== pepper ==
Design draw_lines, start of the top module:
module draw_lines(
      input                                      i_clk,
      input                                      i_reset,
      input                    [P_X_COORD_W-1:0] i_x0,
      input                    [P_X_COORD_W-1:0] i_x1,
      input                    [P_Y_COORD_W-1:0] i_y0,
      input                    [P_Y_COORD_W-1:0] i_y1,
      input                                      i_start,
      input                                      i_load_fifo,
      output                                     o_waiting,
      output                                     o_fifo_full,
      output                                     o_wr,
      output                [P_LOG2_RAM_DEPTH-1:0] o_addr
    );
For scale: ~4200 cells after synthesis, roughly 920 flip-flops, about 70 I/O pins, roughly 44000 um2 of cells after synthesis.
Settings: LEC_CHECK=0, ABC_AREA=1, CAP_MARGIN=20, CORE_MARGIN=2, CORE_UTILIZATION=72, CTS_CLUSTER_SIZE=15, HOLD_SLACK_MARGIN=0.28, PLACE_DENSITY_LB_ADDON=0.01, SETUP_SLACK_MARGIN=0.75, SLEW_MARGIN=20; clock period 2.59 ns.
run.sh (not shown) runs the stock make flow with config.mk's settings and CLKGATE_MAP_FILE=.
pepper finished every stage; the final checks, however, were not passed, the failures being negative setup slack.
What yarrow does differently from pepper at the input level:
- removing CTS_CLUSTER_SIZE (formerly 15)
- removing HOLD_SLACK_MARGIN (formerly 0.28)
- changing CORE_UTILIZATION from 72 to 40
- removing PLACE_DENSITY_LB_ADDON (formerly 0.01)
- removing SETUP_SLACK_MARGIN (formerly 0.75)
- removing ABC_AREA (formerly 1)
- changing the clock period (ns, I/O delays scaled along) from 2.59 to 4.66
Results
Both conditions hold for yarrow: the flow ran to the end and the final layout passed the timing, design-rule and antenna checks. Run comparison: pepper top logic cell family in the synthesized netlist AND-OR/OR-AND gates; yarrow top logic cell family in the synthesized netlist multiplexers. In the metrics for yarrow and pepper, the one carrying the higher sum of routed wire length over all layers is pepper. Number of nets at the end of the flow (higher): pepper. Compared with pepper, in yarrow overall power after layout dropped about 54%, first-pass GRT wire length dropped 36000 um, synthesis area per yosys dropped about 3.3%, CTS buffer count climbed 9.0%, worst setup slack before clock tree synthesis climbed 1.14 ns. For net switching power figure, dividing the value from pepper by the value from yarrow gives 2.5.
Input-level comparison between lagoon and yarrow:
- swapping 20 for 5 in CAP_MARGIN
- putting SETUP_SLACK_MARGIN at -0.13 where nothing was set
- putting HOLD_SLACK_MARGIN at 0.3 where nothing was set
- putting CORE_ASPECT_RATIO at 0.92 where nothing was set
- swapping 40 for 70 in CORE_UTILIZATION
- putting CTS_CLUSTER_SIZE at 73 where nothing was set
- putting ABC_AREA at 1 where nothing was set
- swapping 4.66 for 2.61 in the clock period (ns, I/O delays scaled along)
### Flow results
- lagoon -> stages 100% | layout checks FAIL | negative setup slack
- Taking yarrow as the reference, in lagoon switching power total went up 130%, synthesized cell count went up 53%.
- Taking yarrow as the reference, in lagoon number of clock buffers in the layout shows a reduction of 8.7%, sum of internal, switching and leakage power shows an increase of 100%.
- Going from yarrow to lagoon, sequential share of layout area shrinks by 5.0 points.
- lagoon vs yarrow: fraction of area in clock buffers and inverters down
- Count of clock tree sinks came out exactly the same in lagoon and yarrow.
- When the final numbers for lagoon and yarrow were put side by side, the total cell area reported by yosys after synthesis turned out to be greater in lagoon.
Input changes introduced in raven (baseline for comparison: lagoon):
- CTS_CLUSTER_SIZE no longer set, was 73
- CORE_UTILIZATION now 72, was 70
- SETUP_SLACK_MARGIN now 0.39, was -0.13
- HOLD_SLACK_MARGIN no longer set, was 0.3
- CORE_ASPECT_RATIO no longer set, was 0.92
- CAP_MARGIN now 20, was 5
- the clock period (ns, I/O delays scaled along) now 3.65, was 2.61
Results
- The flow for raven finished, though final verification flagged negative setup slack.
- From lagoon to raven the numbers moved as follows: via count fell 3023; share of power burned in combinational logic shows a reduction of 4.9 points; number of fillers in the final layout increased 512.

---

v14:
Starting RTL as in the previous note.
clock: 2.59 ns
lec_check: 0
abc_area: 1
cap_margin: 5
core_margin: 2
core_utilization: 72
cts_cluster_diameter: 29
cts_cluster_size: 72
place_density_lb_addon: 0.01
setup_slack_margin: 0.57
slew_margin: 20
v14 is listed as incomplete: the tool reported an error in clock tree synthesis and the run ended there.
Edits applied to the flow inputs when going from v14 to v50:
- clearing SETUP_SLACK_MARGIN, which used to be 0.57
- swapping 72 for 70 in CORE_UTILIZATION
- clearing CTS_CLUSTER_SIZE, which used to be 72
- swapping 5 for 20 in CAP_MARGIN
- clearing ABC_AREA, which used to be 1
- clearing PLACE_DENSITY_LB_ADDON, which used to be 0.01
- clearing CTS_CLUSTER_DIAMETER, which used to be 29
- swapping 2.59 for 3.63 in the clock period (ns, I/O delays scaled along)
==> comparison <==
- As for a clean layout from v50 and v14, there is none.
- v50: fraction of the mapped netlist area in simple logic gates lower than v14
- The adder-cell share of the synthesized area reported for v50 is greater than that of v14 by 0.19 points.
- Of v50 and v14, it is v50 that has the higher mean instance size in the synthesized netlist.
- Of v50 and v14, the higher compound-gate portion of the synthesized area belongs to v14.
- v14 vs v50, biggest combinational cell group after synthesis: AND-OR/OR-AND gates vs multiplexers
For v34, these inputs were changed with respect to v50:
- CORE_UTILIZATION changed from 70 to 40
- the clock period (ns, I/O delays scaled along) changed from 3.63 to 4.7
[summary]
- Taking v50 over v34, the number of standard-cell rows in the floorplan ratio works out to 0.76.
- Number of buffers inserted by post-CTS setup repair, v50 and v34: smaller value in v34
- Total wirelength of the detailed-routed design delta (v34 − v50): favourable
- On global-route wire length before repair: v34 sits below v50.
- Diff v50 -> v34 | number of cells traversed by the worst register-to-register path | decrease of 1
- The run showing the smaller share of the clock period used by the worst path is v34.
- As of v34, total power consumption of the routed design had fallen by more than a quarter compared to v50.
- Core utilization, v50 and v34: higher on v50
- v34 | status: complete | timing, DRC, antenna: pass
- Detailed-route wire length per cell (v50 / v34): 1.3

---

Setup of alpha:
draw_lines again, from the RTL that the note above started with.
Settings: LEC_CHECK=0, ABC_AREA=1, CAP_MARGIN=20, CELL_PAD_IN_SITES_GLOBAL_PLACEMENT=0, CORE_ASPECT_RATIO=1.21, CORE_MARGIN=2, CORE_UTILIZATION=70, CTS_CLUSTER_DIAMETER=296, CTS_CLUSTER_SIZE=14, PLACE_DENSITY_LB_ADDON=0.13, SETUP_SLACK_MARGIN=0.65, SLEW_MARGIN=20; clock period 2.59 ns.
The flow completed for alpha, but it is not clean: the layout still shows negative setup slack.
Setup changes, alpha to beta
Settings: a change of PLACE_DENSITY_LB_ADDON from 0.13 to 0.26; a deleted ABC_AREA that had been 1; a change of CELL_PAD_IN_SITES_GLOBAL_PLACEMENT from 0 to 2; a deleted CTS_CLUSTER_SIZE that had been 14; a change of CORE_UTILIZATION from 70 to 29; a deleted SETUP_SLACK_MARGIN that had been 0.65; a change of the clock period (ns, I/O delays scaled along) from 2.59 to 6.28.
Results
- Although it ran to completion, alpha produced a layout that fails the final checks because of negative setup slack.
- beta went all the way through the flow, and no timing, DRC or antenna check failed.
- beta against alpha; summed instance area of the synthesized netlist is down by a few percent.
- beta vs. alpha: wire length fell about 14%; design area has decreased; hold slack higher.
Input-level comparison between gamma and beta:
Settings: CTS_CLUSTER_DIAMETER removed (was 296); CELL_PAD_IN_SITES_GLOBAL_PLACEMENT removed (was 2); PLACE_DENSITY_LB_ADDON removed (was 0.26); CORE_ASPECT_RATIO removed (was 1.21); CORE_UTILIZATION changed from 29 to 64; the clock period (ns, I/O delays scaled along) changed from 6.28 to 2.59.
Results
Diff beta -> gamma: wire length higher, area fraction of clock buffers and clock inverters fell by 1.2 points, overall chip area decreased by 54% relative to the old numbers.
The flow for gamma finished, though final verification flagged negative setup slack.
Compared with beta, total power in gamma increased by more than 100%.
Setup changes, gamma to delta
Settings: setting SETUP_SLACK_MARGIN to -0.19 for the first time; changing CORE_UTILIZATION from 64 to 72; changing the clock period (ns, I/O delays scaled along) from 2.59 to 2.05.
## What came out
- delta never completed; the flow aborted with a tool error in global routing.
- From gamma to delta the numbers moved as follows: synthesized flop and latch total barely changed; detailed placer's ending HPWL has increased.
- Post-cts sizing count (gamma / delta): 1.14
- Delta (delta minus gamma): x dimension of the die dropped 15 µm; post-CTS setup buffer count climbed 1.5%.

---

## build 36
draw_lines again, from the RTL that the note above started with.
Settings: LEC_CHECK=0, ABC_AREA=1, CAP_MARGIN=35, CORE_MARGIN=2, CORE_UTILIZATION=72, CTS_CLUSTER_DIAMETER=372, CTS_CLUSTER_SIZE=15, HOLD_SLACK_MARGIN=0.29, PLACE_DENSITY_LB_ADDON=0.01, SETUP_SLACK_MARGIN=-0.24, SLEW_MARGIN=20; clock period 2.59 ns.
Layout checks on build 36: not met. Flow itself completed; violations: negative setup slack.
#### Input delta (build 13 over build 36)
- TNS_END_PERCENT: unset -> 5
- CTS_CLUSTER_DIAMETER: 372 -> unset
- CTS_CLUSTER_SIZE: 15 -> 10
- CAP_MARGIN: 35 -> 20
- SETUP_SLACK_MARGIN: -0.24 -> 0.39
- PLACE_DENSITY_LB_ADDON: 0.01 -> unset
- HOLD_SLACK_MARGIN: 0.29 -> unset
- the clock period (ns, I/O delays scaled along): 2.59 -> 3.65
[summary]
Build 13 had finished all stages when the layout checks came back failing, citing negative setup slack. On aggregate routed wire length, the higher figure sits with build 36, not build 13. Of build 36 and build 13, build 13 shows the higher clock latency reported for the late side of the worst-skew pair, with build 36 below it. [compare] base=build 36 new=build 13: layout overhead on the synthesized area down 5.1 points, part of the power in combinational logic went down by 7.7 points, clock network area share now sits higher, design area fell 4.3%, global placement routability congestion grew by 6.2%.
--- input diff build 13..build 7 ---
- PLACE_DENSITY now 0.36, previously not set
- HOLD_SLACK_MARGIN now 0.29, previously not set
- CORE_ASPECT_RATIO now 1.3, previously not set
- CAP_MARGIN now 0, was 20
- SETUP_SLACK_MARGIN no longer set, was 0.39
- TNS_END_PERCENT no longer set, was 5
- CTS_CLUSTER_DIAMETER now 308, previously not set
- the clock period (ns, I/O delays scaled along) now 2.59, was 3.65
## What came out
Build 7 finished all stages; layout check result: FAIL, due to negative setup slack. Compared with build 13, in build 7 overall routed net length now larger; count of filler cells inserted in the layout now smaller; first-pass GRT wire length now larger; number of buffers created by CTS now smaller. Summary: with build 13 as the reference, placed standard-cell area in build 7 moved up by a few percent. Build 13 has lower via count than build 7. Per the comparison of build 7 with build 13, final worst slack now sits lower; sequential share of layout area now sits lower. Vertical die dimension for build 7: 35 um up relative to build 13. Relative to build 13, the cell area of build 7 is higher by 4700 um2. Lower clock group power goes to build 13 over build 7.
Changes in build 2 relative to build 7:
- CTS_CLUSTER_DIAMETER changed from 308 to 372
- HOLD_SLACK_MARGIN removed (was 0.29)
- CAP_MARGIN changed from 0 to 20
- CTS_CLUSTER_SIZE changed from 10 to 15
- PLACE_DENSITY_LB_ADDON newly set to 0.01
- PLACE_DENSITY removed (was 0.36)
- CORE_ASPECT_RATIO removed (was 1.3)
- SETUP_SLACK_MARGIN newly set to -0.24
==> comparison <==
Changes observed in build 2 relative to build 7: sequential share of cell area higher; total of endpoints with negative setup slack in the final report higher; count of flip-flops with a built-in enable after synthesis roughly the same.
From the logs: build 2 reached the end of the flow and failed the layout checks with negative setup slack.
Summary of build 2 over build 7: worst-path maximum fanout shows a reduction of 3; placed wire-length estimate shows a reduction of about 3%.
The largest power group comes out combinational cells in one run and registers in the other, namely in build 7 and build 2 respectively.
Power is estimated from default activity; no workload was simulated.
